<file path="flow/design.v">
module fpu_add_pipe(
    input aclk,
    input [15:0] s_axis_a_tdata,                
    input [15:0] s_axis_b_tdata,                
    input s_axis_a_tvalid,
    input s_axis_b_tvalid,
    output reg [15:0] m_axis_result_tdata,               
    output  m_axis_result_tvalid
    );
    reg [1:0] error_num;
    reg is_ready_out;
    reg [14:0] sum_raw_1;
    reg sum_raw_zero_1;
    reg [4:0] l_e_1;
    reg [4:0] l_e_0_1;
    reg [10:0] l_m_1; 
    reg l_s_1;
    reg is_valid_ain_1, is_valid_bin_1;
    reg [15:0] opa_1, opb_1;
    reg s_zero_1;
    reg [1:0] ls_zero_1;
    reg pos_add_neg_inf_1;
    reg guard_2;
    reg round_bit_2;
    reg sticky_2;
    reg [14:0] sum_raw_2;
    reg sum_raw_zero_2;
    reg [4:0] sum_e_0_2;
    reg [3:0] shift_m_2;
    reg e_subnormal_2;
    reg normalize_flag_2;
    reg [4:0] l_e_0_2;
    reg l_s_2;
    reg [4:0] l_e_2;
    reg [10:0] l_m_2; 
    reg is_valid_ain_2, is_valid_bin_2;
    reg [15:0] opa_2, opb_2;
    reg s_zero_2;
    reg [1:0] ls_zero_2;
    reg pos_add_neg_inf_2;
    reg guard_3;
    reg round_bit_3;
    reg sticky_3;
    reg [10:0] sum_normalize_3;
    reg [4:0] sum_e_3;
    reg l_s_3;
    reg [4:0] l_e_0_3;
    reg [10:0] l_m_3; 
    reg sum_raw_zero_3;
    reg is_valid_ain_3, is_valid_bin_3;
    reg [15:0] opa_3, opb_3;
    reg s_zero_3;
    reg [1:0] ls_zero_3;
    reg pos_add_neg_inf_3;
    wire opa_s;
    wire opb_s;
    wire [4:0] opa_e;
    wire [4:0] opb_e;
    wire [4:0] opa_e_s;
    wire [4:0] opb_e_s;
    wire [10:0] opa_m;
    wire [10:0] opb_m;
    wire subnormal_a;
    wire subnormal_b;
    wire is_valid_ain_0;
    wire is_valid_bin_0;
    wire [15:0] opa_0;
    wire [15:0] opb_0;
    assign opa_s = s_axis_a_tdata[15];
    assign opb_s = s_axis_b_tdata[15];
    assign subnormal_a = ~(|opa_e);
    assign subnormal_b = ~(|opb_e);
    assign opa_e = s_axis_a_tdata[14:10];
    assign opb_e = s_axis_b_tdata[14:10];
    assign opa_e_s = subnormal_a ? opa_e + 1 : opa_e;
    assign opb_e_s = subnormal_b ? opb_e + 1 : opb_e;
    assign opa_m = subnormal_a ? {1'b0, s_axis_a_tdata[9:0]} : {1'b1, s_axis_a_tdata[9:0]};
    assign opb_m = subnormal_b ? {1'b0, s_axis_b_tdata[9:0]} : {1'b1, s_axis_b_tdata[9:0]};
    assign is_valid_ain_0 = s_axis_a_tvalid;
    assign is_valid_bin_0 = s_axis_b_tvalid;
    assign opa_0 = s_axis_a_tdata;
    assign opb_0 = s_axis_b_tdata;
    wire opa_lt_opb = (opa_e > opb_e) ? 1 : ((opa_e == opb_e) && (s_axis_a_tdata[9:0] > s_axis_b_tdata[9:0])) ? 1 : 0;
    wire l_s = opa_lt_opb ? opa_s : opb_s;
    wire s_s = opa_lt_opb ? opb_s : opa_s;
    wire l_subnormal = opa_lt_opb ? subnormal_a : subnormal_b;
    wire s_subnormal = opa_lt_opb ? subnormal_b : subnormal_a;
    wire [4:0] l_e_0 = opa_lt_opb ? opa_e : opb_e;
    wire [4:0] s_e_0 = opa_lt_opb ? opb_e : opa_e;
    wire [4:0] l_e = opa_lt_opb ? opa_e_s : opb_e_s;
    wire [4:0] s_e = opa_lt_opb ? opb_e_s : opa_e_s;
    wire [10:0] l_m = opa_lt_opb ? opa_m : opb_m;
    wire [10:0] s_m = opa_lt_opb ? opb_m : opa_m;
    wire s_zero = s_subnormal && ~(|s_m[9:0]);
    wire [1:0] ls_zero = { l_s && s_s, (l_subnormal && ~(|l_m[9:0])) && s_zero };
    wire pos_add_neg_inf = (l_s ^ s_s) && (&s_e) && (~(|s_axis_a_tdata[9:0])&&~(|s_axis_b_tdata[9:0])); 
    wire [4:0] diff = l_e - s_e;
    wire [3:0] diff_e = diff > 4'd14 ? 4'd14 : diff;
    wire [13:0] s_m_shift_0 = {s_m, 3'b0};
    reg sticky;
    always@(*)begin
        case(diff_e)
        00: sticky = 1'b0;
        01: sticky = s_m_shift_0[0];
        02: sticky = |s_m_shift_0[01:0];
        03: sticky = |s_m_shift_0[02:0];
        04: sticky = |s_m_shift_0[03:0];
        05: sticky = |s_m_shift_0[04:0];
        06: sticky = |s_m_shift_0[05:0];
        07: sticky = |s_m_shift_0[06:0];
        08: sticky = |s_m_shift_0[07:0];
        09: sticky = |s_m_shift_0[08:0];
        10: sticky = |s_m_shift_0[09:0];
        11: sticky = |s_m_shift_0[10:0];
        12: sticky = |s_m_shift_0[11:0];
        13: sticky = |s_m_shift_0[12:0];
        default: sticky = |s_m_shift_0[13:0];
        endcase
    end
    wire [13:0] s_m_shift_1 = s_m_shift_0 >> diff_e;
    wire [13:0] s_m_shift = {s_m_shift_1[13:1], s_m_shift_1[0] | sticky};
    wire sub_add_flag = s_s ^ l_s;
    wire [13:0] l_m_longer = {l_m, 3'b0};
    wire [14:0] sum_raw = sub_add_flag ? l_m_longer - s_m_shift : l_m_longer + s_m_shift;
    wire sum_raw_zero = ~(|sum_raw);
    wire normalize_flag = sum_raw_1[14];
    wire [5:0] e_right_shift = l_e_1 + 1;   
    wire [4:0] sum_e_right = e_right_shift[5] ? 5'b11111 : e_right_shift[4:0];
    wire [4:0] sum_e_0 = normalize_flag ? sum_e_right : l_e_1; 
    wire [10:0] sum_for_normalize = normalize_flag ? sum_raw_1[13:4] : sum_raw_1[12:3];
    wire [3:0] shift_m_0;
    LZC_for_fadd_new U0_shift_module(sum_raw_1[13:3], shift_m_0);
    wire guard_0 = normalize_flag ? sum_raw_1[3] : sum_raw_1[2];
    wire round_bit_0 = normalize_flag ? sum_raw_1[2] : sum_raw_1[1];
    wire sticky_n_0 = normalize_flag ? (sum_raw_1[1] | sum_raw_1[0]) : sum_raw_1[0];
    wire e_subnormal = (sum_e_0 <= shift_m_0 && ~normalize_flag) || (sum_e_0==1 && l_e_0_1==0);
    wire [3:0] shift_m = (sum_e_0 == 1 || normalize_flag) ? 0 : 
                        e_subnormal ? l_e_1 - 1 : shift_m_0;
    wire guard;
    wire round_bit;
    Rounding_bit_gen U0_rounding_module(shift_m, guard_0, round_bit_0, guard, round_bit);
    wire [14:0] sum_normalize_00 = sum_raw_2 << shift_m_2;
    wire [10:0] sum_normalize_0 = normalize_flag_2 ? sum_raw_2[13:4] : sum_normalize_00[12:3];
    wire [4:0] sum_e = (e_subnormal_2 && ~sum_normalize_00[13])? sum_e_0_2 - shift_m_2 - 1 : sum_e_0_2 - shift_m_2;
    wire [10:0] sum_m = (guard_3 && (round_bit_3 | sticky_3 | sum_normalize_3[0])) ? sum_normalize_3 + 1 :
                                                                                sum_normalize_3;
    wire [4:0] sum_e_f = sum_m[10] ? sum_e_3 + 1 : sum_e_3;
    reg [15:0] sum_f;
    reg [15:0] sum_ff;
    reg [4:0] sum_e_ff;
    reg pos_add_neg_inf_ff;
    reg vld_ff;
    always@(posedge aclk)begin
        sum_f <= pos_add_neg_inf_3 ? 16'hfe00 :
            ls_zero_3[0] ? {ls_zero_3[1], 15'b0} : 16'hffff;
        sum_ff <= s_zero_3 | (&l_e_0_3) ? {l_s_3, l_e_0_3, l_m_3[9:0]} : 
            sum_raw_zero_3 ? 16'b0 :
            &sum_e_f ? {l_s_3, sum_e_f, 10'b0} : {l_s_3, sum_e_f, sum_m[9:0]};     
        sum_e_ff <= sum_e_f;   
        pos_add_neg_inf_ff <= pos_add_neg_inf_3;
        vld_ff <= is_valid_ain_3 & is_valid_bin_3;
    end
    reg [15:0] sum_fff;
    reg [15:0] sum_e_fff;
    reg pos_add_neg_inf_fff;
    reg vld_fff;
    always@(posedge aclk)begin
        sum_fff <= &sum_f ? sum_ff : sum_f;
        sum_e_fff <= sum_e_ff;
        pos_add_neg_inf_fff <= pos_add_neg_inf_ff;
        vld_fff <= vld_ff;
    end
    always@(posedge aclk)begin
        m_axis_result_tdata <= sum_fff;
        is_ready_out <= vld_fff;
        error_num <= (&(sum_fff[14:10]) && |(sum_fff[9:0])) | pos_add_neg_inf_fff ? 1:(&(sum_fff[14:10]) && ~(|sum_fff[9:0])) ? 2:0;
    end
    assign m_axis_result_tvalid = ~(|error_num) && is_ready_out;
    always@(posedge aclk)begin
        l_e_1 <= l_e;
        l_e_0_1 <= l_e_0;
        l_m_1 <= l_m;
        l_s_1 <= l_s;
        sum_raw_1 <= sum_raw;
        sum_raw_zero_1 <= sum_raw_zero;
        is_valid_ain_1 <= is_valid_ain_0;
        is_valid_bin_1 <= is_valid_bin_0;
        opa_1 <= opa_0;
        opb_1 <= opb_0;
        s_zero_1 <= s_zero;
        ls_zero_1 <= ls_zero;
        pos_add_neg_inf_1 <= pos_add_neg_inf;
    end
    always@(posedge aclk)begin
        sum_raw_2 <= sum_raw_1;
        sum_raw_zero_2 <= sum_raw_zero_1;
        sum_e_0_2 <= sum_e_0;
        guard_2 <= guard;
        round_bit_2 <= round_bit;
        sticky_2 <= sticky_n_0;
        shift_m_2 <= shift_m;
        e_subnormal_2 <= e_subnormal;
        normalize_flag_2 <= normalize_flag;
        l_e_0_2 <= l_e_0_1;
        l_s_2 <= l_s_1;
        l_e_2 <= l_e_1;
        l_m_2 <= l_m_1;
        is_valid_ain_2 <= is_valid_ain_1;
        is_valid_bin_2 <= is_valid_bin_1;
        opa_2 <= opa_1;
        opb_2 <= opb_1;
        s_zero_2 <= s_zero_1;
        ls_zero_2 <= ls_zero_1;
        pos_add_neg_inf_2 <= pos_add_neg_inf_1;             
    end
    always@(posedge aclk)begin
        guard_3 <= guard_2;
        round_bit_3 <= round_bit_2;
        sticky_3 <= sticky_2;
        sum_normalize_3 <= sum_normalize_0;
        sum_raw_zero_3 <= sum_raw_zero_2;
        sum_e_3 <= sum_e;
        l_s_3 <= l_s_2;
        l_e_0_3 <= l_e_0_2;
        l_m_3 <= l_m_2;
        is_valid_ain_3 <= is_valid_ain_2;
        is_valid_bin_3 <= is_valid_bin_2;
        opa_3 <= opa_2;
        opb_3 <= opb_2;
        s_zero_3 <= s_zero_2;
        ls_zero_3 <= ls_zero_2;
        pos_add_neg_inf_3 <= pos_add_neg_inf_2;        
    end
endmodule
module LZC_for_fadd_new(
    input wire [10:0] op,
    output wire [3:0] shift_cnt
    );
    assign shift_cnt =
    op[10] ? 0 :
    op[9] ? 1 :
    op[8] ? 2 :
    op[7] ? 3 :
    op[6] ? 4 :
    op[5] ? 5 :
    op[4] ? 6 :
    op[3] ? 7 :
    op[2] ? 8 :
    op[1] ? 9 :
    op[0] ? 10:
    11;
endmodule
module Rounding_bit_gen(
    input wire [3:0] shift_m,
    input wire guard_i,
    input wire round_bit_i,
    output wire guard_o,
    output wire round_bit_o
    );
    reg guard;
    reg round_bit;
    always@(*)begin
        case(shift_m)
        0: begin 
            guard = guard_i; 
            round_bit = round_bit_i;
        end
        1: begin
            guard = round_bit_i;
            round_bit = 0;
        end
        default: begin
            guard = 0;
            round_bit = 0;
        end
        endcase
    end
    assign guard_o = guard;
    assign round_bit_o = round_bit;
endmodule
module fpu_sub_pipe(
    input aclk,
    input [15:0] s_axis_a_tdata,                
    input [15:0] s_axis_b_tdata,                
    input s_axis_a_tvalid,
    input s_axis_b_tvalid,
    output reg [15:0] m_axis_result_tdata,               
    output  m_axis_result_tvalid
    );
    reg is_ready_out;
    reg [1:0] error_num;
    reg [14:0] sum_raw_1;
    reg sum_raw_zero_1;
    reg [4:0] l_e_1;
    reg [4:0] l_e_0_1;
    reg [10:0] l_m_1; 
    reg f_s_1;
    reg l_s_1;
    reg is_valid_ain_1, is_valid_bin_1;
    reg [15:0] opa_1, opb_1;
    reg s_zero_1;
    reg [1:0] ls_zero_1;
    reg pos_add_neg_inf_1;
    reg guard_2;
    reg round_bit_2;
    reg sticky_2;
    reg [14:0] sum_raw_2;
    reg sum_raw_zero_2;
    reg [4:0] sum_e_0_2;
    reg [3:0] shift_m_2;
    reg e_subnormal_2;
    reg normalize_flag_2;
    reg [4:0] l_e_0_2;
    reg f_s_2;
    reg l_s_2;
    reg [4:0] l_e_2;
    reg [10:0] l_m_2; 
    reg is_valid_ain_2, is_valid_bin_2;
    reg [15:0] opa_2, opb_2;
    reg s_zero_2;
    reg [1:0] ls_zero_2;
    reg pos_add_neg_inf_2;
    reg guard_3;
    reg round_bit_3;
    reg sticky_3;
    reg [10:0] sum_normalize_3;
    reg [4:0] sum_e_3;
    reg f_s_3;
    reg l_s_3;
    reg [4:0] l_e_0_3;
    reg [10:0] l_m_3; 
    reg sum_raw_zero_3;
    reg is_valid_ain_3, is_valid_bin_3;
    reg [15:0] opa_3, opb_3;
    reg s_zero_3;
    reg [1:0] ls_zero_3;
    reg pos_add_neg_inf_3;
    wire opa_s;
    wire opb_s;
    wire [4:0] opa_e;
    wire [4:0] opb_e;
    wire [4:0] opa_e_s;
    wire [4:0] opb_e_s;
    wire [10:0] opa_m;
    wire [10:0] opb_m;
    wire subnormal_a;
    wire subnormal_b;
    wire is_valid_ain_0;
    wire is_valid_bin_0;
    wire [15:0] opa_0;
    wire [15:0] opb_0;
    assign opa_s = s_axis_a_tdata[15];
    assign opb_s = s_axis_b_tdata[15];
    assign subnormal_a = ~(|opa_e);
    assign subnormal_b = ~(|opb_e);
    assign opa_e = s_axis_a_tdata[14:10];
    assign opb_e = s_axis_b_tdata[14:10];
    assign opa_e_s = subnormal_a ? opa_e + 1 : opa_e;
    assign opb_e_s = subnormal_b ? opb_e + 1 : opb_e;
    assign opa_m = subnormal_a ? {1'b0, s_axis_a_tdata[9:0]} : {1'b1, s_axis_a_tdata[9:0]};
    assign opb_m = subnormal_b ? {1'b0, s_axis_b_tdata[9:0]} : {1'b1, s_axis_b_tdata[9:0]};
    assign is_valid_ain_0 = s_axis_a_tvalid;
    assign is_valid_bin_0 = s_axis_b_tvalid;
    assign opa_0 = s_axis_a_tdata;
    assign opb_0 = s_axis_b_tdata;
    wire opa_lt_opb = (opa_e > opb_e) ? 1 : ((opa_e == opb_e) && (s_axis_a_tdata[9:0] > s_axis_b_tdata[9:0])) ? 1 : 0;
    wire f_s = ((opa_lt_opb && ~opa_s) || (~opa_lt_opb && opb_s)) ? 0 : 1; 
    wire l_s = opa_lt_opb ? opa_s : opb_s;
    wire s_s = opa_lt_opb ? opb_s : opa_s;
    wire l_subnormal = opa_lt_opb ? subnormal_a : subnormal_b;
    wire s_subnormal = opa_lt_opb ? subnormal_b : subnormal_a;
    wire [4:0] l_e_0 = opa_lt_opb ? opa_e : opb_e;
    wire [4:0] s_e_0 = opa_lt_opb ? opb_e : opa_e;
    wire [4:0] l_e = opa_lt_opb ? opa_e_s : opb_e_s;
    wire [4:0] s_e = opa_lt_opb ? opb_e_s : opa_e_s;
    wire [10:0] l_m = opa_lt_opb ? opa_m : opb_m;
    wire [10:0] s_m = opa_lt_opb ? opb_m : opa_m;
    wire s_zero = s_subnormal && ~(|s_m[9:0]);
    wire [1:0] ls_zero = { l_s && s_s, (l_subnormal && ~(|l_m[9:0])) && s_zero };
    wire pos_add_neg_inf = (l_s ^ s_s) && (&s_e) && (~(|s_axis_a_tdata[9:0])&&~(|s_axis_b_tdata[9:0])); 
    wire [4:0] diff = l_e - s_e;
    wire [3:0] diff_e = diff > 4'd14 ? 4'd14 : diff;
    wire [13:0] s_m_shift_0 = {s_m, 3'b0};
    reg sticky;
    always@(*)begin
        case(diff_e)
        00: sticky = 1'b0;
        01: sticky = s_m_shift_0[0];
        02: sticky = |s_m_shift_0[01:0];
        03: sticky = |s_m_shift_0[02:0];
        04: sticky = |s_m_shift_0[03:0];
        05: sticky = |s_m_shift_0[04:0];
        06: sticky = |s_m_shift_0[05:0];
        07: sticky = |s_m_shift_0[06:0];
        08: sticky = |s_m_shift_0[07:0];
        09: sticky = |s_m_shift_0[08:0];
        10: sticky = |s_m_shift_0[09:0];
        11: sticky = |s_m_shift_0[10:0];
        12: sticky = |s_m_shift_0[11:0];
        13: sticky = |s_m_shift_0[12:0];
        default: sticky = |s_m_shift_0[13:0];
        endcase
    end
    wire [13:0] s_m_shift_1 = s_m_shift_0 >> diff_e;
    wire [13:0] s_m_shift = {s_m_shift_1[13:1], s_m_shift_1[0] | sticky};
    wire sub_add_flag = s_s ^ l_s;
    wire [13:0] l_m_longer = {l_m, 3'b0};
    wire [14:0] sum_raw = sub_add_flag ? l_m_longer + s_m_shift : l_m_longer - s_m_shift;
    wire sum_raw_zero = ~(|sum_raw);
    wire normalize_flag = sum_raw_1[14];
    wire [5:0] e_right_shift = l_e_1 + 1;   
    wire [4:0] sum_e_right = e_right_shift[5] ? 5'b11111 : e_right_shift[4:0];
    wire [4:0] sum_e_0 = normalize_flag ? sum_e_right : l_e_1; 
    wire [10:0] sum_for_normalize = normalize_flag ? sum_raw_1[13:4] : sum_raw_1[12:3];
    wire [3:0] shift_m_0;
    LZC_for_fadd_new U0_shift_module(sum_raw_1[13:3], shift_m_0);
    wire guard_0 = normalize_flag ? sum_raw_1[3] : sum_raw_1[2];
    wire round_bit_0 = normalize_flag ? sum_raw_1[2] : sum_raw_1[1];
    wire sticky_n_0 = normalize_flag ? (sum_raw_1[1] | sum_raw_1[0]) : sum_raw_1[0];
    wire e_subnormal = (sum_e_0 <= shift_m_0 && ~normalize_flag) || (sum_e_0==1 && l_e_0_1==0);
    wire [3:0] shift_m = (sum_e_0 == 1 || normalize_flag) ? 0 : 
                        e_subnormal ? l_e_1 - 1 : shift_m_0;
    wire guard;
    wire round_bit;
    Rounding_bit_gen U0_rounding_module(shift_m, guard_0, round_bit_0, guard, round_bit);
    wire [14:0] sum_normalize_00 = sum_raw_2 << shift_m_2;
    wire [10:0] sum_normalize_0 = normalize_flag_2 ? sum_raw_2[13:4] : sum_normalize_00[12:3];
    wire [4:0] sum_e = (e_subnormal_2 && ~sum_normalize_00[13])? sum_e_0_2 - shift_m_2 - 1 : sum_e_0_2 - shift_m_2;
    wire [10:0] sum_m = (guard_3 && (round_bit_3 | sticky_3 | sum_normalize_3[0])) ? sum_normalize_3 + 1 :
                                                                                sum_normalize_3;
    wire [4:0] sum_e_f = sum_m[10] ? sum_e_3 + 1 : sum_e_3;
    reg [15:0] sum_f;
    reg [15:0] sum_ff;
    reg [4:0] sum_e_ff;
    reg pos_add_neg_inf_ff;
    reg vld_ff;
    always@(posedge aclk)begin
        sum_f <= pos_add_neg_inf_3 ? 16'hfe00 :
            ls_zero_3[0] ? {ls_zero_3[1], 15'b0} : 16'hffff;
        sum_ff <= s_zero_3 | (&l_e_0_3) ? {f_s_3, l_e_0_3, l_m_3[9:0]} : 
            sum_raw_zero_3 ? 16'b0 :
            &sum_e_f ? {f_s_3, sum_e_f, 10'b0} : {f_s_3, sum_e_f, sum_m[9:0]};     
        sum_e_ff <= sum_e_f;   
        pos_add_neg_inf_ff <= pos_add_neg_inf_3;
        vld_ff <= is_valid_ain_3 & is_valid_bin_3;
    end
    reg [15:0] sum_fff;
    reg [15:0] sum_e_fff;
    reg pos_add_neg_inf_fff;
    reg vld_fff;
    always@(posedge aclk)begin
        sum_fff <= &sum_f ? sum_ff : sum_f;
        sum_e_fff <= sum_e_ff;
        pos_add_neg_inf_fff <= pos_add_neg_inf_ff;
        vld_fff <= vld_ff;
    end
    always@(posedge aclk)begin
        m_axis_result_tdata <= sum_fff;
        is_ready_out <= vld_fff;
        error_num <= (&(sum_fff[14:10]) && |(sum_fff[9:0])) | pos_add_neg_inf_fff ? 1:(&(sum_fff[14:10]) && ~(|sum_fff[9:0])) ? 2:0;
    end
    assign m_axis_result_tvalid = ~(|error_num) && is_ready_out;
    always@(posedge aclk)begin
        l_e_1 <= l_e;
        l_e_0_1 <= l_e_0;
        l_m_1 <= l_m;
        l_s_1 <= l_s;
        f_s_1 <= f_s;
        sum_raw_1 <= sum_raw;
        sum_raw_zero_1 <= sum_raw_zero;
        is_valid_ain_1 <= is_valid_ain_0;
        is_valid_bin_1 <= is_valid_bin_0;
        opa_1 <= opa_0;
        opb_1 <= opb_0;
        s_zero_1 <= s_zero;
        ls_zero_1 <= ls_zero;
        pos_add_neg_inf_1 <= pos_add_neg_inf;
    end
    always@(posedge aclk)begin
        sum_raw_2 <= sum_raw_1;
        sum_raw_zero_2 <= sum_raw_zero_1;
        sum_e_0_2 <= sum_e_0;
        guard_2 <= guard;
        round_bit_2 <= round_bit;
        sticky_2 <= sticky_n_0;
        shift_m_2 <= shift_m;
        e_subnormal_2 <= e_subnormal;
        normalize_flag_2 <= normalize_flag;
        l_e_0_2 <= l_e_0_1;
        l_s_2 <= l_s_1;
        f_s_2 <= f_s_1;
        l_e_2 <= l_e_1;
        l_m_2 <= l_m_1;
        is_valid_ain_2 <= is_valid_ain_1;
        is_valid_bin_2 <= is_valid_bin_1;
        opa_2 <= opa_1;
        opb_2 <= opb_1;
        s_zero_2 <= s_zero_1;
        ls_zero_2 <= ls_zero_1;
        pos_add_neg_inf_2 <= pos_add_neg_inf_1;             
    end
    always@(posedge aclk)begin
        guard_3 <= guard_2;
        round_bit_3 <= round_bit_2;
        sticky_3 <= sticky_2;
        sum_normalize_3 <= sum_normalize_0;
        sum_raw_zero_3 <= sum_raw_zero_2;
        sum_e_3 <= sum_e;
        l_s_3 <= l_s_2;
        f_s_3 <= f_s_2;
        l_e_0_3 <= l_e_0_2;
        l_m_3 <= l_m_2;
        is_valid_ain_3 <= is_valid_ain_2;
        is_valid_bin_3 <= is_valid_bin_2;
        opa_3 <= opa_2;
        opb_3 <= opb_2;
        s_zero_3 <= s_zero_2;
        ls_zero_3 <= ls_zero_2;
        pos_add_neg_inf_3 <= pos_add_neg_inf_2;        
    end
endmodule
module fpu_mul_pipe(
    input aclk,
    input [15:0] s_axis_a_tdata,   
    input [15:0] s_axis_b_tdata,   
    input s_axis_a_tvalid,
    input s_axis_b_tvalid,
    output reg [15:0] m_axis_result_tdata,  
    output m_axis_result_tvalid
    );
    reg is_ready_out;
    reg [1:0] error_num;
    reg [6:0] opa_e_s_1, opb_e_s_1;
    reg [10:0] opa_m_s_1, opb_m_s_1;
    reg opa_s_1, opb_s_1;
    reg is_valid_ain_1, is_valid_bin_1;
    reg zero_mul_1;
    reg [1:0] nan_mul_1;
    reg [15:0] opa_1, opb_1;
    reg [6:0] mul_e_2;
    reg mul_s_2;
    reg [21:0] mul_m_raw_2;
    reg is_valid_ain_2, is_valid_bin_2;
    reg zero_mul_2;
    reg [1:0] nan_mul_2;    
    reg [15:0] opa_2, opb_2;
    reg [6:0] mul_e_test_3;
    reg [21:0] mul_m_raw_3;
    reg [21:0] mul_normalize_test_3;
    reg [6:0] mul_e_3;
    reg mul_s_3;
    reg is_valid_ain_3, is_valid_bin_3;
    reg zero_mul_3;
    reg [1:0] nan_mul_3;    
    reg [15:0] opa_3, opb_3;
    reg [11:0] mul_normalize_4;
    reg sticky_4;
    reg ovf_4;
    reg mul_s_4;
    reg round_up_or_not_4;
    reg [6:0] mul_e_test_f_4;
    reg is_valid_ain_4, is_valid_bin_4;
    reg zero_mul_4;
    reg [1:0] nan_mul_4;    
    reg [15:0] opa_4, opb_4;
    wire ovf;
    wire opa_s, opb_s;
    wire [4:0] opa_e, opb_e;
    wire [6:0] opa_e_n, opb_e_n;
    wire [6:0] opa_e_s, opb_e_s;
    wire [10:0] opa_m, opb_m;
    wire [10:0] opa_m_s, opb_m_s;
    wire subnormal_a, subnormal_b;
    wire nan_a, nan_b;
    wire is_valid_ain_0, is_valid_bin_0;
    wire [15:0] opa_0, opb_0;
    assign opa_s = s_axis_a_tdata[15];
    assign opb_s = s_axis_b_tdata[15];
    assign subnormal_a = ~(|opa_e);
    assign subnormal_b = ~(|opb_e);
    assign opa_e = s_axis_a_tdata[14:10];
    assign opb_e = s_axis_b_tdata[14:10];
    assign opa_e_n = opa_e - 7'd15;
    assign opb_e_n = opb_e - 7'd15;
    assign nan_a = &opa_e;
    assign nan_b = &opb_e;
    assign opa_m = subnormal_a ? {1'b0, s_axis_a_tdata[9:0]} : {1'b1, s_axis_a_tdata[9:0]};
    assign opb_m = subnormal_b ? {1'b0, s_axis_b_tdata[9:0]} : {1'b1, s_axis_b_tdata[9:0]};
    assign is_valid_ain_0 = s_axis_a_tvalid;
    assign is_valid_bin_0 = s_axis_b_tvalid;
    assign opa_0 = s_axis_a_tdata;
    assign opb_0 = s_axis_b_tdata;
    wire [3:0] shift_a;
    wire [3:0] shift_b;
    LZC_for_fmul_pipe U1_shift_module(opa_m, shift_a);
    LZC_for_fmul_pipe U2_shift_module(opb_m, shift_b);
    assign opa_m_s = subnormal_a ? opa_m << shift_a : opa_m;
    assign opb_m_s = subnormal_b ? opb_m << shift_b : opb_m;
    assign opa_e_s = subnormal_a ? opa_e_n + 1 - shift_a : opa_e_n;
    assign opb_e_s = subnormal_b ? opb_e_n + 1 - shift_b : opb_e_n;
    wire zero_mul = (~(|opa_e) && ~(|s_axis_a_tdata[9:0])) | (~(|opb_e) && ~(|s_axis_b_tdata[9:0]));
    wire [1:0] nan_mul = {nan_a, nan_b};
    wire [6:0] mul_e = opb_e_s + opa_e_s + 1;
    wire mul_s = opa_s ^ opb_s;
    wire [21:0] mul_m_raw = opa_m_s * opb_m_s;
    wire normalize_flag = mul_m_raw_2[21];
    wire [3:0] shift_m_0;
    LZC_for_fmul_pipe U0_shift_module(mul_m_raw_2[21:11], shift_m_0);
    wire [4:0] shift_m_test = normalize_flag ? 0 : shift_m_0;
    wire [21:0] mul_normalize_test = mul_m_raw_2 << shift_m_test;
    wire [6:0] mul_e_test = mul_e_2 - shift_m_test;
    wire right_normalize_flag = $signed(mul_e_test_3) < -14;
    wire [6:0] right_shift = right_normalize_flag ? -14 - mul_e_test_3 : 0;
    reg [6:0] right_sft_ff;
    reg [6:0] mul_e_test_33;
    reg [21:0] mul_normalize_test_33;
    reg [21:0] mul_m_raw_33;
    reg [6:0] mul_e_33;
    reg [1:0] nan_mul_33;
    reg mul_s_33;
    reg is_valid_ain_33, is_valid_bin_33;
    reg zero_mul_33;
    reg [15:0] opa_33, opb_33;
    always@(posedge aclk) begin
        right_sft_ff <= right_shift;
        mul_e_test_33 <= mul_e_test_3;
        mul_normalize_test_33 <= mul_normalize_test_3;
        mul_m_raw_33 <= mul_m_raw_3;
        mul_e_33 <= mul_e_3;
        nan_mul_33 <= nan_mul_3;
        mul_s_33 <= mul_s_3;
        is_valid_ain_33 <= is_valid_ain_3;
        is_valid_bin_33 <= is_valid_bin_3;
        zero_mul_33 <= zero_mul_3;
        opa_33 <= opa_3;
        opb_33 <= opb_3; 
    end
    wire [6:0] mul_e_test_f = mul_e_test_33 + right_sft_ff;
    wire [21:0] mul_normalize_test_right = mul_normalize_test_33 >> right_sft_ff;
    wire or_result;
    assign or_result = |mul_normalize_test_33[9:0];
    reg sticky;
    always@(*)begin
        case(right_sft_ff)
        7'd00: sticky = or_result;
        01: sticky = mul_normalize_test_33[10] | or_result;
        02: sticky = |mul_normalize_test_33[11:10] | or_result;
        03: sticky = |mul_normalize_test_33[12:10] | or_result;
        04: sticky = |mul_normalize_test_33[13:10] | or_result;
        05: sticky = |mul_normalize_test_33[14:10] | or_result;
        06: sticky = |mul_normalize_test_33[15:10] | or_result;
        07: sticky = |mul_normalize_test_33[16:10] | or_result;
        08: sticky = |mul_normalize_test_33[17:10] | or_result;
        09: sticky = |mul_normalize_test_33[18:10] | or_result;
        10: sticky = |mul_normalize_test_33[19:10] | or_result;
        11: sticky = |mul_normalize_test_33[20:10] | or_result;
        default: sticky = |mul_normalize_test_33[21:10] | or_result;
        endcase
    end
    reg [6:0] right_sft_fff;
    reg [6:0] mul_e_test_ff;
    reg [21:0]  mul_normalize_test_right_f;
    reg [21:0] mul_m_raw_333;
    reg [6:0] mul_e_333;
    reg [1:0] nan_mul_333;
    reg sticky_333;
    reg mul_s_333;
    reg is_valid_ain_333, is_valid_bin_333;
    reg zero_mul_333;
    reg [15:0] opa_333, opb_333;
    always@(posedge aclk)begin
        right_sft_fff <= right_sft_ff;
        mul_e_test_ff <= mul_e_test_f;
        mul_normalize_test_right_f <= mul_normalize_test_right;
        mul_m_raw_333 <= mul_m_raw_33;
        sticky_333 <= sticky;
        mul_e_333 <= mul_e_33;
        nan_mul_333 <= nan_mul_33;
        mul_s_333 <= mul_s_33;
        is_valid_ain_333 <= is_valid_ain_33;
        is_valid_bin_333 <= is_valid_bin_33;
        zero_mul_333 <= zero_mul_33;
        opa_333 <= opa_33;
        opb_333 <= opb_33; 
    end
    wire ovf_1 = (mul_m_raw_333[21] && (& (mul_e_333 + 15))) || (|nan_mul_333) ? 1 : 0;
    wire [10:0] round_bits = mul_normalize_test_right_f[10:0];
    wire last_mantissa = mul_normalize_test_right_f[11];
    wire [9:0] round_bits_nos = round_bits[9:0];
    reg round_up_or_not;
    always@(*)begin
        if(round_bits[10] == 1 && ((|round_bits_nos) | sticky_333))begin
            round_up_or_not = 1;
        end
        else if(round_bits[10] == 1 && (~(|round_bits_nos))) begin
            round_up_or_not = last_mantissa ? 1:0;
        end
        else begin
            round_up_or_not = 0;
        end        
    end
    wire [11:0] mul_normalize = ovf_1 ? 11'b0 :
                mul_normalize_test_right_f[21:11] + round_up_or_not; 
    always@(posedge aclk)begin
        ovf_4 <= ovf_1;
        mul_normalize_4 <= mul_normalize;
        mul_s_4 <= mul_s_333;
        mul_e_test_f_4 <= mul_e_test_ff;
        is_valid_ain_4 <= is_valid_ain_333;
        is_valid_bin_4 <= is_valid_bin_333;
        zero_mul_4 <= zero_mul_333;
        nan_mul_4 <= nan_mul_333;  
        opa_4 <= opa_333;
        opb_4 <= opb_333;     
    end
    wire [6:0] mul_e_f = mul_normalize_4[11] ? mul_e_test_f_4 + 1: mul_e_test_f_4;
    wire [6:0] mul_e_ff = mul_e_f + 15;
    wire ovf_f = $signed(mul_e_ff) > 30;
    wire [6:0] mul_e_fff = $signed(mul_e_ff[4:0]) == 1 && ~mul_normalize_4[10] ? 6'd0 :
                            mul_e_ff;
    wire [15:0] mul_r = {mul_s_4, mul_e_fff[4:0], mul_normalize_4[9:0]};
    reg [6:0] mul_e_fff1;
    reg ovf_f1;
    reg [15:0] mul_r_f;
    reg mul_s_5;
    reg is_valid_ain_5, is_valid_bin_5;
    reg zero_mul_5;
    reg [1:0] nan_mul_5;    
    reg [15:0] opa_5, opb_5;
    always@(posedge aclk)begin
        mul_e_fff1 <= mul_e_fff;
        ovf_f1 <= ovf_f | ovf_4;
        mul_r_f <= mul_r;
        is_valid_ain_5 <= is_valid_ain_4;
        is_valid_bin_5 <= is_valid_bin_4;
        zero_mul_5 <= zero_mul_4;
        nan_mul_5 <= nan_mul_4;  
        mul_s_5 <= mul_s_4;
        opa_5 <= opa_4;
        opb_5 <= opb_4;  
    end
    wire [15:0] mul_f;
    assign mul_f = nan_mul_5[1] ? {mul_s_5, opa_5[14:0]} :
                nan_mul_5[0] && ~nan_mul_5[1] ? {mul_s_5, opb_5[14:0]} : 
                zero_mul_5 ? {mul_s_5, 15'b0} : 
                ovf_f1 && ~(|nan_mul_5) ? {mul_s_5, 5'b11111, 10'b0} : 
                mul_r_f;
    always@(posedge aclk)begin
        m_axis_result_tdata <= mul_f;
        error_num <= (ovf_f1 && |(mul_f[9:0])) ? 1 : 
                    (ovf_f1 && ~(|mul_f[9:0])) ? 2 : 0;
        is_ready_out <= is_valid_ain_5 & is_valid_bin_5;
    end
    assign m_axis_result_tvalid = ~(|error_num) && is_ready_out;
    always@(posedge aclk)begin
        mul_e_2 <= mul_e;
        mul_s_2 <= mul_s;
        mul_m_raw_2 <= mul_m_raw;
        is_valid_ain_2 <= is_valid_ain_0;
        is_valid_bin_2 <= is_valid_bin_0;
        zero_mul_2 <= zero_mul;
        nan_mul_2 <= nan_mul;
        opa_2 <= opa_0;
        opb_2 <= opb_0;
    end
    always @(posedge aclk) begin
        mul_s_3 <= mul_s_2;
        mul_e_test_3 <= mul_e_test;
        mul_m_raw_3 <= mul_m_raw_2;
        mul_normalize_test_3 <= mul_normalize_test;
        mul_e_3 <= mul_e_2;
        is_valid_ain_3 <= is_valid_ain_2;
        is_valid_bin_3 <= is_valid_bin_2;
        zero_mul_3 <= zero_mul_2;
        nan_mul_3 <= nan_mul_2;  
        opa_3 <= opa_2;
        opb_3 <= opb_2;         
    end
endmodule
module LZC_for_fmul_pipe(
    input wire [10:0] op,
    output wire [3:0] shift_cnt
    );
    assign shift_cnt =
    op[10] ? 0 :
    op[9] ? 1 :
    op[8] ? 2 :
    op[7] ? 3 :
    op[6] ? 4 :
    op[5] ? 5 :
    op[4] ? 6 :
    op[3] ? 7 :
    op[2] ? 8 :
    op[1] ? 9 :
    op[0] ? 10:
    11;
endmodule
module fpu_comp_large(
    input aclk,
    input [15:0] s_axis_a_tdata,                
    input [15:0] s_axis_b_tdata,                
    input s_axis_a_tvalid,
    input s_axis_b_tvalid,
    output [7:0] m_axis_result_tdata,               
    output reg m_axis_result_tvalid
    );
    wire opa_s;
    wire opb_s;
    wire [4:0] opa_e;
    wire [4:0] opb_e;
    wire [4:0] opa_e_s;
    wire [4:0] opb_e_s;
    wire [10:0] opa_m;
    wire [10:0] opb_m;
    wire [15:0] opa_0;
    wire [15:0] opb_0;
    reg [15:0] opa_1;
    reg [15:0] opb_1;
    wire is_valid_ain_0, is_valid_bin_0;
    reg is_valid_ain_1, is_valid_bin_1;
    reg is_ready_out;
    reg [1:0] error_num;
    assign opa_s = s_axis_a_tdata[15];
    assign opb_s = s_axis_b_tdata[15];
    assign opa_e = s_axis_a_tdata[14:10];
    assign opb_e = s_axis_b_tdata[14:10];
    assign opa_m = s_axis_a_tdata[9:0];
    assign opb_m = s_axis_b_tdata[9:0];
    assign opa_0 = s_axis_a_tdata;
    assign opb_0 = s_axis_b_tdata;
    assign is_valid_ain_0 = s_axis_a_tvalid;
    assign is_valid_bin_0 = s_axis_b_tvalid;
    wire a_e_b = ~(| (s_axis_a_tdata ^ s_axis_b_tdata));
    wire s_a_g_b = (~opa_s) & opb_s;
    wire s_a_e_b = ~(opa_s ^ opb_s);
    wire e_a_g_b = (opa_e > opb_e);
    wire e_a_l_b = (opa_e < opb_e);
    wire e_a_e_b = (opa_e == opb_e);
    wire m_a_g_b = (opa_m > opb_m);
    wire m_a_l_b = (opa_m < opb_m);
    reg con1;
    reg con2;
    reg con3;
    reg con4;
    reg con5;
    reg con6;
    always@(posedge aclk)begin
        con1 <= a_e_b;
        con2 <= ~a_e_b & s_a_g_b;
        con3 <= ~a_e_b & s_a_e_b & (~opa_s) & e_a_g_b;
        con4 <= ~a_e_b & s_a_e_b & (~opa_s) & e_a_e_b & m_a_g_b;
        con5 <= ~a_e_b & s_a_e_b & opa_s & e_a_l_b;
        con6 <= ~a_e_b & s_a_e_b & opa_s & e_a_e_b & m_a_l_b;     
        opa_1 <= opa_0;
        opb_1 <= opb_0;   
        is_valid_ain_1 <= is_valid_ain_0;
        is_valid_bin_1 <= is_valid_bin_0;
    end
    assign m_axis_result_tdata = (con1 | con2 | con3 | con4 | con5 | con6) ? 8'b00000001 : 8'b00000000;
    always@(*)begin
        m_axis_result_tvalid = is_valid_ain_1 & is_valid_bin_1;
        is_ready_out = m_axis_result_tvalid;
    end
endmodule
module fpu16_top(
    input         aclk,
    input  [15:0] a,
    input  [15:0] b,
    input         a_valid,
    input         b_valid,
    output [15:0] add_result,
    output        add_valid,
    output [15:0] sub_result,
    output        sub_valid,
    output [15:0] mul_result,
    output        mul_valid,
    output [7:0]  cmp_result,
    output        cmp_valid
    );
    fpu_add_pipe u_add(
        .aclk(aclk),
        .s_axis_a_tdata(a), .s_axis_b_tdata(b),
        .s_axis_a_tvalid(a_valid), .s_axis_b_tvalid(b_valid),
        .m_axis_result_tdata(add_result), .m_axis_result_tvalid(add_valid));
    fpu_sub_pipe u_sub(
        .aclk(aclk),
        .s_axis_a_tdata(a), .s_axis_b_tdata(b),
        .s_axis_a_tvalid(a_valid), .s_axis_b_tvalid(b_valid),
        .m_axis_result_tdata(sub_result), .m_axis_result_tvalid(sub_valid));
    fpu_mul_pipe u_mul(
        .aclk(aclk),
        .s_axis_a_tdata(a), .s_axis_b_tdata(b),
        .s_axis_a_tvalid(a_valid), .s_axis_b_tvalid(b_valid),
        .m_axis_result_tdata(mul_result), .m_axis_result_tvalid(mul_valid));
    fpu_comp_large u_cmp(
        .aclk(aclk),
        .s_axis_a_tdata(a), .s_axis_b_tdata(b),
        .s_axis_a_tvalid(a_valid), .s_axis_b_tvalid(b_valid),
        .m_axis_result_tdata(cmp_result), .m_axis_result_tvalid(cmp_valid));
endmodule
</file>
<file path="flow/run.sh">
#!/bin/bash
# the make line also repeats each setting of config.mk as NAME=value (left out here)
make -C /OpenROAD-flow-scripts/flow DESIGN_CONFIG=/design/flow/config.mk WORK_HOME=/design/flow/orfs CLKGATE_MAP_FILE= finish
</file>
<file path="flow/config.mk">
export PLATFORM = sky130hd
export DESIGN_NAME = fpu16_top
export DESIGN_NICKNAME = fpu16_top
export VERILOG_FILES = /design/flow/design.v
export SDC_FILE = /design/flow/constraint.sdc
export NUM_CORES = 4
export LEC_CHECK = 0
export CAP_MARGIN = 0
export CORE_MARGIN = 2
export CORE_UTILIZATION = 72
export PLACE_DENSITY = 0.65
export SETUP_SLACK_MARGIN = 0.74
export SLEW_MARGIN = 20
</file>
<file path="flow/constraint.sdc">
create_clock -name core_clock -period 6.2 [get_ports {aclk}]
set_input_delay 1.2400 -clock core_clock [delete_from_list [all_inputs] [get_ports {aclk}]]
set_output_delay 1.2400 -clock core_clock [all_outputs]
set_load 0.01 [all_outputs]
</file>
==> reports/summary.txt, run 1 <==
Die Ht = 212 microns
Gp weighted congestion = 1.03
Fail Step = global routing (5_1_grt)
FFs w/ async S/R, synth = 0
Most frequent cell after synthesis = dfxtp_1
Root Buffer = clkbuf_16
TritonCTS Sinks = 703
Die width = 212 microns
Hold bufs inserted after CTS = 0
IO Port Bufs = 87
Seq/Total Area, Yosys = 0.451
Top cells by area, synth = dfxtp_1 45%, ha_1 7.1%, fa_1 5.7%
Grt ovf = 146
Dpl hpwl = 67300 microns
Die area = 0.0450 sq mm
Area share, top type = 0.451
Area fraction in mux cells = 0.0495
Run status = stopped before the end
Adder share = 0.128
Distinct cells, synth = 97
XOR Share, Synth = 0.0336
Core area = 0.0430 sq mm
Num rows = 76
Top logic family = AND-OR/OR-AND gates
Num ports = 95
Floorplan Utilization = 0.726
Dpl cells = 4240
Dpl cell area = 0.0362 sq mm
EDFF count, synth = 0
Post-synthesis sequential element count = 703
Most frequent cells after synthesis = 703 x dfxtp_1, 296 x nor2_1, 291 x nand2_1
Synth Area in Simple Gates = 0.143
Synth area leader = dfxtp_1
Main flop type = dfxtp_1
Max Root-Sink Buffers = 3
Chip Area, Yosys = 0.0312 sq mm
Htree depth = 2
All-Layer GR Usage = 0.804
# Cells Yosys = 3271
Complex Gates by Area = 0.146
Post-Syn Area = 0.0312 sq mm
Synthesis Warnings = 5
Synth Instances = 3271
Tool error = [ERROR GRT-0232] Routing congestion too high. Check the congestion heatmap in the GUI.
CTS buffer count = 61
Syn_area_per_cell = 9.54 sq um
-- layer usage --
layer / track usage / overflow
met1: 0.793 / 0
met3: 0.671 / 5
met2: 0.951 / 67
met5: 0.366 / 0
met4: 0.830 / 74
-- stage by stage --
step	setup WS, ns	total power, mW
after floorplan	-1.46	12.9
after global placement	-2.04	16.0
after detailed placement	-2.37	16.7
after CTS	-1.22	22.5
-- what timing repair did --
action | in CTS
buffers inserted | 86
resized | 300
pin swaps | 125
endpoints found under the setup margin | 50
gates cloned | 2
==> run 2, diff against run 1 <==
Settings changed: ABC_AREA set to 1, CAP_MARGIN 0 to 30, CORE_ASPECT_RATIO set to 1.82, CORE_MARGIN 2 to 3, CORE_UTILIZATION 72 to 46, CTS_CLUSTER_DIAMETER set to 164, CTS_CLUSTER_SIZE set to 29, GPL_ROUTABILITY_DRIVEN set to 0, GPL_TIMING_DRIVEN set to 0, MAX_ROUTING_LAYER set to met4, MIN_ROUTING_LAYER set to met2, PLACE_DENSITY 0.65 to 0.75, SETUP_SLACK_MARGIN 0.74 to 2.28, SLEW_MARGIN 20 to 0, TNS_END_PERCENT set to 45.
Clock period 6.2 ns to 8.23 ns, I/O delays scaled along.
==> reports/summary.txt, run 2 <==
Main flop type = dfxtp_1
Synth area leader = dfxtp_1
Seq/Total Area, Yosys = 0.457 (+0.00617)
Grt ovf = 2
Complex Gates by Area = 0.103 (-0.0423)
Post-synthesis sequential element count = 703 (unchanged)
Max Root-Sink Buffers = 3 (unchanged)
FFs w/ async S/R, synth = 0 (unchanged)
Syn_area_per_cell = 8.34 sq um (-13%)
Most frequent cell after synthesis = nand2_1
DP Worst Slack = -1.08 ns (+1.30 ns)
XOR Share, Synth = 0.0292 (-0.00433)
Post-Syn Area = 0.0308 sq mm (-1.4%)
TritonCTS Sinks = 703 (unchanged)
EDFF count, synth = 0 (unchanged)
CTS buffer count = 28 (-54%)
Tool error = [ERROR GRT-0232] Routing congestion too high. Check the congestion heatmap in the GUI.
Synthesis Warnings = 5 (unchanged)
Synth Instances = 3692 (+13%)
Htree depth = 1 (-1)
# Cells Yosys = 3692 (+13%)
Top logic family = simple AND/OR/NAND/NOR gates
Distinct cells, synth = 59 (-39%)
Most frequent cells after synthesis = 743 x nand2_1, 703 x dfxtp_1, 517 x inv_1
Area share, top type = 0.457 (+0.00617)
Run status = stopped before the end
Chip Area, Yosys = 0.0308 sq mm (-1.4%)
Floorplan Utilization = 0.466 (-0.260)
Root Buffer = clkbuf_16
Top cells by area, synth = dfxtp_1 46%, nand2_1 9.1%, ha_1 7.1%
Dpl hpwl = 59100 microns (-12%)
Synth Area in Simple Gates = 0.197 (+0.0536)
Num rows = 127 (+67%)
Hold bufs inserted after CTS = 0 (unchanged)
Die area = 0.0702 sq mm (+56%)
Die width = 198 microns (-6.8%)
IO Port Bufs = 87 (unchanged)
Core area = 0.0661 sq mm (+54%)
Fail Step = global routing (5_1_grt)
Area fraction in mux cells = 0.00585 (-0.0437)
Num ports = 95 (unchanged)
Adder share = 0.129 (+0.00175)
Die Ht = 355 microns (+67%)
All-Layer GR Usage = 0.399
run 2: what timing repair did:
item | 4_1_cts
pin swaps | 125
hold endpoints to repair | 0
gates resized | 415
cloned | 8
buffers inserted | 184
setup endpoints to repair | 49
run 2: stage by stage:
stage	cells	power [mW]	cell area, sq um
CTS	4846	13.4	36200
detailed placement	4624	11.1	33300
global placement	4623	11.0	33300
floorplan	3698	9.43	31300
run 2: per-layer routing:
metal	overflow	track usage
met1	-	-
met2	1	0.477
met3	1	0.405
met4	0	0.231
met5	-	-
==> run 3, diff against run 2 <==
Settings changed: CAP_MARGIN 30 to 10, CORE_ASPECT_RATIO 1.82 to not set, CORE_MARGIN 3 to 2, CORE_UTILIZATION 46 to 59, CTS_CLUSTER_DIAMETER 164 to not set, CTS_CLUSTER_SIZE 29 to not set, GPL_ROUTABILITY_DRIVEN 0 to not set, GPL_TIMING_DRIVEN 0 to 1, MIN_ROUTING_LAYER met2 to met1, PLACE_DENSITY 0.75 to not set, PLACE_DENSITY_LB_ADDON set to 0.06, SLEW_MARGIN 0 to 20.
Clock period 8.23 ns to 7.73 ns, I/O delays scaled along.
==> reports/summary.txt, run 3 <==
Run status = complete, no violations
IO Port Bufs = 87 (unchanged)
Gp weighted congestion = 0.958
Largest net degree at the start of global routing = 43
Critical Path End Type = flop
# Cells Yosys = 3692 (unchanged)
Layout net count = 4511
XOR Share, Synth = 0.0292 (unchanged)
Adder share = 0.129 (unchanged)
Hold Path Depth = 0
Die width = 232 microns (+18%)
Drt first pass iters = 6
Chip Area, Yosys = 0.0308 sq mm (unchanged)
CTS buffer count = 69 (+150%)
Crit path buffers/inverters = 14
CTS tree = done
Top cells by area, synth = dfxtp_1 46%, nand2_1 9.1%, ha_1 7.1%
EDFF count, synth = 0 (unchanged)
Seq/Total Area, Yosys = 0.457 (unchanged)
TritonCTS Sinks = 703 (unchanged)
Core area = 0.0515 sq mm (-22%)
Critical Path RT = 8.23 ns
Area share, top type = 0.457 (unchanged)
Hold Vio Cnt, Final = 0
Post-Syn Area = 0.0308 sq mm (unchanged)
Synthesis Warnings = 5 (unchanged)
Main flop type = dfxtp_1
Complex Gates by Area = 0.103 (unchanged)
Worst R2R Path Depth = 16
Fin Clk Skew = 0.0329 ns
Fmax = 134 MHz
Overall routed net length = 88100 microns
Area Growth Syn to Fin = 28.3%
Comb power frac = 0.495
Clock power share = 0.196
Crit-path max cell delay = 0.55 ns
Synth area leader = dfxtp_1
Synth Instances = 3692 (unchanged)
Root Buffer = clkbuf_16
Startpoint Class = primary input
Final setup violating endpoints = 0
Initial DRC count = 2376
RSZ-0062 raised after global routing = true
Most frequent cell after synthesis = nand2_1
R2R setup slack = 3.90 ns
Slew at the pin closest to its max-slew limit = 0.904 ns
Number of global-route vias before repair = 26500
Distinct cells, synth = 59 (unchanged)
Floorplan Utilization = 0.598 (+0.132)
Max Slew Vio Count = 0
Top logic family = simple AND/OR/NAND/NOR gates
Logic power comb = 8.78 mW
Post-synthesis sequential element count = 703 (unchanged)
Main power group = combinational cells
Crit path max-delay cell type = fa_1
Total power = 17.7 mW
Worst hold path startpoint = u_add.sum_raw_zero_1$_DFF_P_
Tcrit/Tclk final = 0.967
Initial antenna violation count = 3
Die area = 0.0540 sq mm (-23%)
Post-layout min period = 7.48 ns
Dpl hpwl = 63000 microns (+6.6%)
Clock Pin Slew Worst Setup and Hold Paths = 0.06 ns
R2r endpoint = u_mul.mul_e_test_3[6]$_DFF_P_
WP data arrival = 7.98 ns
Most common cell on crit path = fa_1
Internal power = 10.7 mW
WS Path Type = in -> reg
Reg power frac = 0.309
Worst r2r src = u_mul.mul_m_raw_2[12]$_DFF_P_
Die Ht = 232 microns (-35%)
Sw Share = 0.399
Max-cap viol count = 0
Ant. Diodes = 0
Tool warning count = 48
Critical Path Fanout Max = 8
# DRC = 0
Leak Pwr = 18.9 nW
Drt wl/cell = 17.8 microns
Global-route wire length before repair = 136000 microns
Num ports = 95 (unchanged)
Critical path's top delay family = adder cells
# fillers = 3507
Syn_area_per_cell = 8.34 sq um (unchanged)
Num rows = 83 (-35%)
P_seq = 5.48 mW
Synth Area in Simple Gates = 0.197 (unchanged)
Grt ovf = 0
Stages on worst setup path = 43
Most frequent cells after synthesis = 743 x nand2_1, 703 x dfxtp_1, 517 x inv_1
FFs w/ async S/R, synth = 0 (unchanged)
All-Layer GR Usage = 0.326
DR vias/cell = 5.44
Hold Path Sink = u_add.sum_raw_zero_2$_DFF_P_
Class of the worst hold path = reg -> reg
DP Worst Slack = -0.795 ns (+0.281 ns)
Clk latency of the worst-skew pair = 0.62 ns
Worst Setup EP = u_mul.mul_m_raw_2[20]$_DFF_P_
Relative slew margins = 0.395
Worst VDD drop = 468 uV
Crit path from = b[11]
NetSw = 7.07 mW
Power Dens Cells = 449 mW/mm^2
Via count = 26900
Final worst slack = 0.252 ns
ANT nets after route = 0
Htree depth = 3 (+2)
Hold bufs inserted after CTS = 0 (unchanged)
Max Root-Sink Buffers = 3 (unchanged)
P_clk = 3.48 mW
Area fraction in mux cells = 0.00585 (unchanged)
-- run 3: through the flow --
stage / hold WS (ns) / area [sq um] / utilization / setup TNS (ns) / instances
final: 0.315 / 39500 / 0.767 / 0 / 4944
after global routing: 0.322 / 39500 / 0.767 / -0.00805 / 4944
after CTS: 0.306 / 38500 / 0.747 / 0 / 4893
after detailed placement: 0.312 / 35100 / 0.681 / -4.21 / 4700
after global placement: 0.310 / 35100 / 0.681 / -1.91 / 4700
after floorplan: 0.310 / 31300 / - / 0 / 3698
-- run 3: routing by layer --
metal | wire (microns) | track usage | share of wire | vias up
li1 | - | - | - | 12900
met1 | 38600 | 0.435 | 0.44 | 12700
met2 | 40600 | 0.515 | 0.46 | 1092
met3 | 6380 | 0.0466 | 0.072 | 223
met4 | 2500 | 0.0991 | 0.028 | 0
met5 | 0 | - | 0 | -
-- run 3: timing repair --
action / CTS / global route
gates resized: 224 / 201
gates cloned: 4 / 0
pin swaps: 106 / 158
endpoints found under the setup margin: 49 / 48
setup buffers: 65 / 51
-- run 3: layout make-up --
| cell class | instances | area, sq um | area share |
|---|---|---|---|
| Sequential cell | 703 | 14100 | 0.356 |
| Clock buffer | 90 | 1880 | 0.0475 |
| Tap cell | 680 | 851 | 0.0215 |
| Clock inverter | 34 | 534 | 0.0135 |
| Timing Repair Buffer | 528 | 4370 | 0.111 |
| Multi-Input combinational cell | 2375 | 15700 | 0.398 |
| Inverter | 534 | 2090 | 0.0529 |
==> run 4, diff against run 3 <==
Settings changed: ABC_AREA 1 to not set, CAP_MARGIN 10 to 20, CORE_UTILIZATION 59 to 40, GPL_TIMING_DRIVEN 1 to not set, MAX_ROUTING_LAYER met4 to not set, MIN_ROUTING_LAYER met1 to not set, PLACE_DENSITY_LB_ADDON 0.06 to not set, SETUP_SLACK_MARGIN 2.28 to not set, TNS_END_PERCENT 45 to not set.
Clock period 7.73 ns to 6.83 ns, I/O delays scaled along.
==> reports/summary.txt, run 4 <==
Drt wl/cell = 16.3 microns (-8.2%)
Synth area leader = dfxtp_1
Top logic family = AND-OR/OR-AND gates
Die width = 283 microns (+22%)
Clock Pin Slew Worst Setup and Hold Paths = 0.06 ns (about the same)
R2r endpoint = u_sub.round_bit_2$_SDFF_PN0_
Die Ht = 283 microns (+22%)
Overall routed net length = 80800 microns (-8.3%)
Synthesis Warnings = 5 (unchanged)
Initial antenna violation count = 2 (-1)
Relative slew margins = 0.267 (-0.128)
Most common cell on crit path = fa_1
Distinct cells, synth = 97 (+64%)
Ant. Diodes = 0 (unchanged)
Num rows = 102 (+23%)
Main flop type = dfxtp_1
Gp weighted congestion = 0.905 (-5.5%)
XOR Share, Synth = 0.0336 (+0.00433)
P_seq = 6.26 mW (+14%)
Htree depth = 3 (unchanged)
Synth Instances = 3271 (-11%)
Fin Hold WS = 0.312 ns (-0.00243 ns)
Fin Clk Skew = 0.0305 ns (-0.00235 ns)
Syn_area_per_cell = 9.54 sq um (+14%)
Number of global-route vias before repair = 23600 (-11%)
Dpl cell area = 0.0368 sq mm (+5.1%)
P_clk = 3.88 mW (+11%)
R2R setup slack = 2.94 ns (-0.96 ns)
Tool warning count = 48 (unchanged)
NetSw = 7.13 mW (+0.76%)
Leak Pwr = 18.1 nW (-4.2%)
Hold bufs inserted after CTS = 0 (unchanged)
Tcrit/Tclk final = 1.12 (+0.155)
Initial DRC count = 1796 (-24%)
Final core utilization = 0.531 (-0.236)
Max Slew Vio Count = 0 (unchanged)
Worst hold path startpoint = u_mul.opa_33[11]$_DFF_P_
RSZ-0062 raised after global routing = true
Comb power frac = 0.484 (-0.011)
Largest net degree at the start of global routing = 53 (+23%)
Stages on worst setup path = 35 (-19%)
Sw Share = 0.363 (-0.0356)
CTS tree = done
TritonCTS Sinks = 703 (unchanged)
# DRC = 0 (unchanged)
IO Port Bufs = 87 (unchanged)
Worst r2r src = u_sub.l_e_1[0]$_DFF_P_
Drt first pass iters = 9 (+3)
Die area = 0.0803 sq mm (+49%)
Core area = 0.0773 sq mm (+50%)
Post-synthesis sequential element count = 703 (unchanged)
Run status = finished with violations
Floorplan Utilization = 0.404 (-0.194)
Complex Gates by Area = 0.146 (+0.0423)
Area share, top type = 0.451 (-0.00617)
Final worst slack = -0.834 ns (-1.09 ns)
Critical Path End Type = flop
Top cells by area, synth = dfxtp_1 45%, ha_1 7.1%, fa_1 5.7%
Critical Path Fanout Max = 7 (-1)
Critical path's top delay family = adder cells
Main power group = combinational cells
Design area = 0.0411 sq mm (+4.0%)
Internal power = 12.5 mW (+17%)
ANT nets after route = 0 (unchanged)
Logic power comb = 9.49 mW (+8.1%)
Slew at the pin closest to its max-slew limit = 1.09 ns (+0.182 ns)
Synth Area in Simple Gates = 0.143 (-0.0536)
FFs w/ async S/R, synth = 0 (unchanged)
Num ports = 95 (unchanged)
Layout net count = 4153 (-7.9%)
Clock power share = 0.197 (about the same)
Adder share = 0.128 (-0.00175)
Area fraction in mux cells = 0.0495 (+0.0437)
Crit path max-delay cell type = fa_1
WP data arrival = 8.20 ns (+0.22 ns)
Max-cap viol count = 0 (unchanged)
Clk latency of the worst-skew pair = 0.61 ns (about the same)
CTS buffer count = 67 (-2.9%)
Startpoint Class = primary input
Max Root-Sink Buffers = 3 (unchanged)
Hold Vio Cnt, Final = 0 (unchanged)
WS Path Type = in -> reg
Most frequent cell after synthesis = dfxtp_1
DR vias/cell = 4.99 (-8.4%)
Most frequent cells after synthesis = 703 x dfxtp_1, 296 x nor2_1, 291 x nand2_1
Fmax = 130 MHz
Critical Path RT = 7.36 ns (-0.87 ns)
Global-route wire length before repair = 128000 microns (-5.8%)
Crit path buffers/inverters = 11 (-3)
Dpl hpwl = 61600 microns (-2.2%)
Class of the worst hold path = reg -> reg
EDFF count, synth = 0 (unchanged)
Chip Area, Yosys = 0.0312 sq mm (+1.4%)
# Cells Yosys = 3271 (-11%)
All-Layer GR Usage = 0.196 (-0.129)
Via count = 24600 (-8.4%)
Total power = 19.6 mW (+11%)
Hold Path Depth = 0 (unchanged)
Area Growth Syn to Fin = 31.7%
Worst Setup EP = u_mul.mul_m_raw_2[21]$_DFF_P_
Root Buffer = clkbuf_16
Power Dens Cells = 478 mW/mm^2 (+6.4%)
Seq/Total Area, Yosys = 0.451 (-0.00617)
Final setup violating endpoints = 25 (+25)
Crit-path max cell delay = 0.54 ns (about the same)
Worst R2R Path Depth = 17 (+1)
Post-Syn Area = 0.0312 sq mm (+1.4%)
Crit path from = b[13]
Reg power frac = 0.319 (+0.010)
Worst VDD drop = 377 uV (-19%)
Layout violations = setup timing
Hold Path Sink = u_mul.opa_333[11]$_DFF_P_
Post-layout min period = 7.66 ns
Grt ovf = 0 (unchanged)
run 4: what timing repair did:
item / in CTS / in global routing
pin swaps: 93 / 121
setup endpoints to repair: 32 / 32
endpoints found under the hold margin: 0 / 0
resized: 187 / 185
buffers inserted: 77 / 48
cloned: 2 / 0
run 4: per-layer routing:
| metal | vias up | wire [microns] | GRT usage |
|---|---|---|---|
| li1 | 12400 | - | - |
| met2 | 645 | 34900 | 0.302 |
| met3 | 115 | 4210 | 0.0276 |
| met1 | 11500 | 39900 | 0.287 |
| met4 | 2 | 1770 | 0.0544 |
| met5 | - | 13 | 0 |
run 4: layout make-up:
| class | count | area [sq um] |
|---|---|---|
| Inverter | 262 | 1050 |
| Sequential cell | 703 | 14100 |
| Clock inverter | 27 | 475 |
| Timing Repair Buffer | 649 | 5270 |
| Tap cell | 1040 | 1300 |
| Fill cell | 7016 | 36200 |
| Clock buffer | 90 | 1900 |
| Multi-Input combinational cell | 2170 | 17000 |
run 4: metrics by stage:
stage               setup TNS [ns]  std cells  setup WS [ns]
global placement            -38.70       4705          -1.78
global route                -14.52       4941          -1.03
detailed placement          -41.50       4705          -1.85
finish                       -7.69       4941         -0.834
CTS                          -5.77       4897         -0.731
floorplan                    -8.31       3277         -0.953
==> run 5, diff against run 4 <==
Settings changed: ABC_AREA set to 1, CAP_MARGIN 20 to 40, CORE_ASPECT_RATIO set to 0.5, CORE_UTILIZATION 40 to 72, CTS_CLUSTER_DIAMETER set to 386, CTS_CLUSTER_SIZE set to 100, PLACE_DENSITY set to 0.41, SETUP_SLACK_MARGIN set to -0.37, TNS_END_PERCENT set to 10.
Clock period 6.83 ns to 4.42 ns, I/O delays scaled along.
==> reports/summary.txt, run 5 <==
Run status = stopped before the end
Fail Step = global routing (5_1_grt)
Tool error = [ERROR GRT-0116] Global routing finished with congestion. Check the congestion regions in the DRC Viewer.
Adder share = 0.129 (+0.00175)
CTS buffer count = 11 (-84%)
TritonCTS Sinks = 703 (unchanged)
All-Layer GR Usage = 0.573
Top cells by area, synth = dfxtp_1 46%, nand2_1 9.1%, ha_1 7.1%
Num rows = 53 (-48%)
Most frequent cell after synthesis = nand2_1
Root Buffer = clkbuf_16
Post-Syn Area = 0.0308 sq mm (-1.4%)
Area share, top type = 0.457 (+0.00617)
FFs w/ async S/R, synth = 0 (unchanged)
IO Port Bufs = 87 (unchanged)
XOR Share, Synth = 0.0292 (-0.00433)
Die Ht = 150 microns (-47%)
EDFF count, synth = 0 (unchanged)
Area fraction in mux cells = 0.00585 (-0.0437)
Synthesis Warnings = 5 (unchanged)
Floorplan Utilization = 0.731 (+0.328)
Syn_area_per_cell = 8.34 sq um (-13%)
Die width = 296 microns (+4.6%)
DP Worst Slack = -3.42 ns (-1.57 ns)
Grt ovf = 4
Most frequent cells after synthesis = 743 x nand2_1, 703 x dfxtp_1, 517 x inv_1
Htree depth = 1 (-2)
Seq/Total Area, Yosys = 0.457 (+0.00617)
Dpl hpwl = 68700 microns (+12%)
Max Root-Sink Buffers = 3 (unchanged)
Die area = 0.0445 sq mm (-45%)
Core area = 0.0421 sq mm (-46%)
Top logic family = simple AND/OR/NAND/NOR gates
Dpl cell area = 0.0354 sq mm (-3.9%)
Post-synthesis sequential element count = 703 (unchanged)
Num ports = 95 (unchanged)
Synth Instances = 3692 (+13%)
# Cells Yosys = 3692 (+13%)
Chip Area, Yosys = 0.0308 sq mm (-1.4%)
Dpl cells = 4683 (-0.47%)
Complex Gates by Area = 0.103 (-0.0423)
Main flop type = dfxtp_1
Synth area leader = dfxtp_1
Gp weighted congestion = 1.01 (+12%)
Distinct cells, synth = 59 (-39%)
Synth Area in Simple Gates = 0.197 (+0.0536)
Hold bufs inserted after CTS = 0 (unchanged)
-- run 5: layer usage --
layer,GRT overflow,GRT usage
met5,0,0.228
met4,2,0.486
met3,0,0.359
met2,2,0.810
met1,0,0.582
-- run 5: timing repair --
action                                  in CTS
pin swaps                                  124
setup buffers                               96
endpoints found under the setup margin      48
gates resized                              379
gates cloned                                 4
Power is estimated from default activity; no workload was simulated.
